==> inputs of branch onyx <==
## system_bus
module system_bus
	#(parameter DATA_WIDTH = 8, 
	parameter ADDR_WIDTH = 14, 
	parameter NO_OF_MASTER = 4, 
	parameter NO_OF_SLAVE = 8,
	parameter [NO_OF_SLAVE*ADDR_WIDTH-1:0] SLAVE_BASE_ADDR = {14'd10, 14'd20, 14'd30, 14'd40, 14'd50, 14'd60, 14'd70, 14'd80}, 
	parameter [NO_OF_SLAVE*ADDR_WIDTH-1:0] SLAVE_END_ADDR = {14'd19, 14'd29, 14'd39, 14'd49, 14'd59, 14'd69, 14'd79, 14'd89}
	) 
	(
	input clk,
	input reset_n,
	input [ADDR_WIDTH*NO_OF_MASTER-1:0]  addr_avm, 
	output [DATA_WIDTH*NO_OF_MASTER-1:0]  readdata_avm,
	input [DATA_WIDTH*NO_OF_MASTER-1:0]  writedata_avm, 
	input [NO_OF_MASTER-1:0]  readen_avm,
	input [NO_OF_MASTER-1:0]  writeen_avm,
	output [NO_OF_MASTER-1:0]  readvalid_avm,
	output [NO_OF_MASTER-1:0]  writevalid_avm,
	input [NO_OF_MASTER-1:0]  waitrequest_avm,
	input [4*NO_OF_MASTER-1:0]priority_no,
	output [ADDR_WIDTH*NO_OF_SLAVE-1:0]  addr_avs,
	input [DATA_WIDTH*NO_OF_SLAVE-1:0]  readdata_avs,
	output [DATA_WIDTH*NO_OF_SLAVE-1:0]  writedata_avs,
	output [NO_OF_SLAVE-1:0]  readen_avs,
	output [NO_OF_SLAVE-1:0]  writeen_avs,
	input [NO_OF_SLAVE-1:0]  readvalid_avs,
	input [NO_OF_SLAVE-1:0]  writevalid_avs,
	output reg [NO_OF_SLAVE-1:0]  waitrequest_avs
	);
make LEC_CHECK=0 ABC_AREA=1 CAP_MARGIN=25 CELL_PAD_IN_SITES_DETAIL_PLACEMENT=0 CELL_PAD_IN_SITES_GLOBAL_PLACEMENT=1 CORE_ASPECT_RATIO=0.85 CORE_MARGIN=4 CORE_UTILIZATION=17 CTS_CLUSTER_SIZE=72 GPL_ROUTABILITY_DRIVEN=0 HOLD_SLACK_MARGIN=0.02 MAX_ROUTING_LAYER=met5 PLACE_DENSITY_LB_ADDON=0.09 SETUP_SLACK_MARGIN=1.43 SLEW_MARGIN=15 TNS_END_PERCENT=30 finish   # period 5.33 ns
run.sh (not shown) runs the stock make flow with config.mk's settings and CLKGATE_MAP_FILE=.
==> inputs of branch nickel, as changes to branch onyx <==
Settings changed: ABC_AREA 1 to default, CAP_MARGIN 25 to 20, CELL_PAD_IN_SITES_DETAIL_PLACEMENT 0 to default, CELL_PAD_IN_SITES_GLOBAL_PLACEMENT 1 to default, CORE_ASPECT_RATIO 0.85 to default, CORE_MARGIN 4 to 2, CORE_UTILIZATION 17 to 40, CTS_CLUSTER_SIZE 72 to default, GPL_ROUTABILITY_DRIVEN 0 to default, HOLD_SLACK_MARGIN 0.02 to default, MAX_ROUTING_LAYER met5 to default, PLACE_DENSITY from default to 0.6, PLACE_DENSITY_LB_ADDON 0.09 to default, SETUP_SLACK_MARGIN 1.43 to default, SLEW_MARGIN 15 to 20, TNS_END_PERCENT 30 to default.
==> flow/constraint.sdc (replaced) <==
create_clock -name core_clock -period 4.3 [get_ports {clk}]
set_input_delay 0.8600 -clock core_clock [delete_from_list [all_inputs] [get_ports {clk}]]
set_output_delay 0.8600 -clock core_clock [all_outputs]
set_load 0.01 [all_outputs]
==> inputs of branch willow, as changes to branch onyx <==
Settings changed: CELL_PAD_IN_SITES_DETAIL_PLACEMENT 0 to default, CELL_PAD_IN_SITES_GLOBAL_PLACEMENT 1 to 3, CORE_ASPECT_RATIO 0.85 to 0.61, CORE_MARGIN 4 to 2, CORE_UTILIZATION 17 to 40, CTS_CLUSTER_SIZE 72 to default, GPL_ROUTABILITY_DRIVEN 0 to default, HOLD_SLACK_MARGIN 0.02 to default, MAX_ROUTING_LAYER met5 to met4, PLACE_DENSITY_LB_ADDON 0.09 to default, SETUP_SLACK_MARGIN 1.43 to default, SLEW_MARGIN 15 to 5, TNS_END_PERCENT 30 to default.
==> flow/constraint.sdc (replaced) <==
create_clock -name core_clock -period 8.98 [get_ports {clk}]
set_input_delay 1.7960 -clock core_clock [delete_from_list [all_inputs] [get_ports {clk}]]
set_output_delay 1.7960 -clock core_clock [all_outputs]
set_load 0.01 [all_outputs]
==> qor summary <==
metric	branch nickel	branch onyx	branch willow
Outcome	no timing/DRC/antenna violations	no timing/DRC/antenna violations	no timing/DRC/antenna violations
Dpl cell area	38540 um2	41530 um2	39330 um2
Crit path capture	mux_demux_slave_corresponding_master[4][3]	addr_avs[95]	mux_demux_slave_corresponding_master[6][1]
Logic Gate Count	2487	2781	2780
Comb area	14250 um2	14780 um2	14620 um2
HP Class	in2async	in2async	reg2reg
Yosys synthesis chip area	31880 um2	33850 um2	33850 um2
Non-clock buffer area fraction after layout	14.81%	11.38%	11.33%
Routability-driven placement congestion ratio	0.9337	-	0.9905
Startpoint of the worst-slack reg-to-reg timing path	mux_demux_slave_corresponding_master[6][1]	mux_demux_slave_corresponding_master[1][3]	mux_demux_slave_corresponding_master[3][1]
Global-route track usage on met1	32.42%	19.87%	43.83%
Type of element launching the critical path	input pin	flip-flop	input pin
Inserted tap cell count	1050	2660	1105
Met2 track demand over resource in global routing	37.40%	23.03%	36.44%
Area delta synth->final	28.72%	32.62%	22.55%
Mapped Avg Cell Area	9.315 um2	8.157 um2	8.157 um2
Share of the final layout cell area in sequential cells	40.31%	36.85%	39.87%
Post-Synth Simple-Gate Area	24.99%	26.30%	26.30%
Post-layout nets	4174	4831	4755
Power Total	16.32 mW	13.07 mW	6.809 mW
Cell-internal power	11.62 mW	9.415 mW	4.930 mW
WL met1	43160 um	72240 um	61140 um
Core area	79000 um2	197300 um2	84010 um2
Group with the largest share of power	registers	clock	registers

* * *

==> run a <==
Starting RTL as in the previous note.
export LEC_CHECK = 0
export ABC_AREA = 1
export CAP_MARGIN = 20
export CELL_PAD_IN_SITES_DETAIL_PLACEMENT = 0
export CELL_PAD_IN_SITES_GLOBAL_PLACEMENT = 2
export CORE_MARGIN = 2
export CORE_UTILIZATION = 23
export GPL_ROUTABILITY_DRIVEN = 0
export GPL_TIMING_DRIVEN = 0
export HOLD_SLACK_MARGIN = 0.27
export MAX_ROUTING_LAYER = met4
export MIN_ROUTING_LAYER = met1
export PLACE_DENSITY = 0.6
export SETUP_SLACK_MARGIN = 0.15
export SLEW_MARGIN = 20
export TNS_END_PERCENT = 70
create_clock -name core_clock -period 6.91 [get_ports {clk}]
==> run b (differences from run a) <==
CELL_PAD_IN_SITES_DETAIL_PLACEMENT = not set   (was 0)
CELL_PAD_IN_SITES_GLOBAL_PLACEMENT = not set   (was 2)
CORE_UTILIZATION = 72   (was 23)
CTS_CLUSTER_DIAMETER = 373   (was not set)
CTS_CLUSTER_SIZE = 96   (was not set)
GPL_ROUTABILITY_DRIVEN = not set   (was 0)
GPL_TIMING_DRIVEN = not set   (was 0)
HOLD_SLACK_MARGIN = not set   (was 0.27)
MAX_ROUTING_LAYER = not set   (was met4)
MIN_ROUTING_LAYER = not set   (was met1)
SETUP_SLACK_MARGIN = not set   (was 0.15)
TNS_END_PERCENT = 10   (was 70)
==> flow/constraint.sdc (replaced) <==
create_clock -name core_clock -period 3.38 [get_ports {clk}]
set_input_delay 0.6760 -clock core_clock [delete_from_list [all_inputs] [get_ports {clk}]]
set_output_delay 0.6760 -clock core_clock [all_outputs]
set_load 0.01 [all_outputs]
==> results <==
metric                                                                             run b           run a
Dpl cell area                                                                  40970 um2       40810 um2
Max H-tree Level                                                                       1               3
Core box area                                                                  46460 um2      145900 um2
Clock buffers created by TritonCTS                                                    10              80
Cell Rows                                                                             79             140
Portion of the post-synthesis area used by sequential elements                    48.86%          48.86%
Placed insts                                                                        5373            6507
Sum of net half-perimeters after detailed placement                             91900 um       103900 um
Count of port buffers added during placement                                         437             428
PostCTS Resize Cnt                                                                    26               0
Overall die height                                                              220.8 um        387.6 um
Horizontal die dimension                                                        220.8 um        387.6 um
Effective utilization at floorplan                                                72.87%          23.20%
Full die area                                                                  48770 um2      150300 um2
Post-CTS Repair Setup Buffers                                                          4               0
Outcome                                                           stopped before the end  finished clean
Stage where the flow stopped                                    global routing (5_1_grt)               -
Total cell area reported by yosys after synthesis                              33850 um2       33850 um2
Setup slack at placement                                                      -0.3834 ns        1.801 ns
Power is estimated from default activity; no workload was simulated.
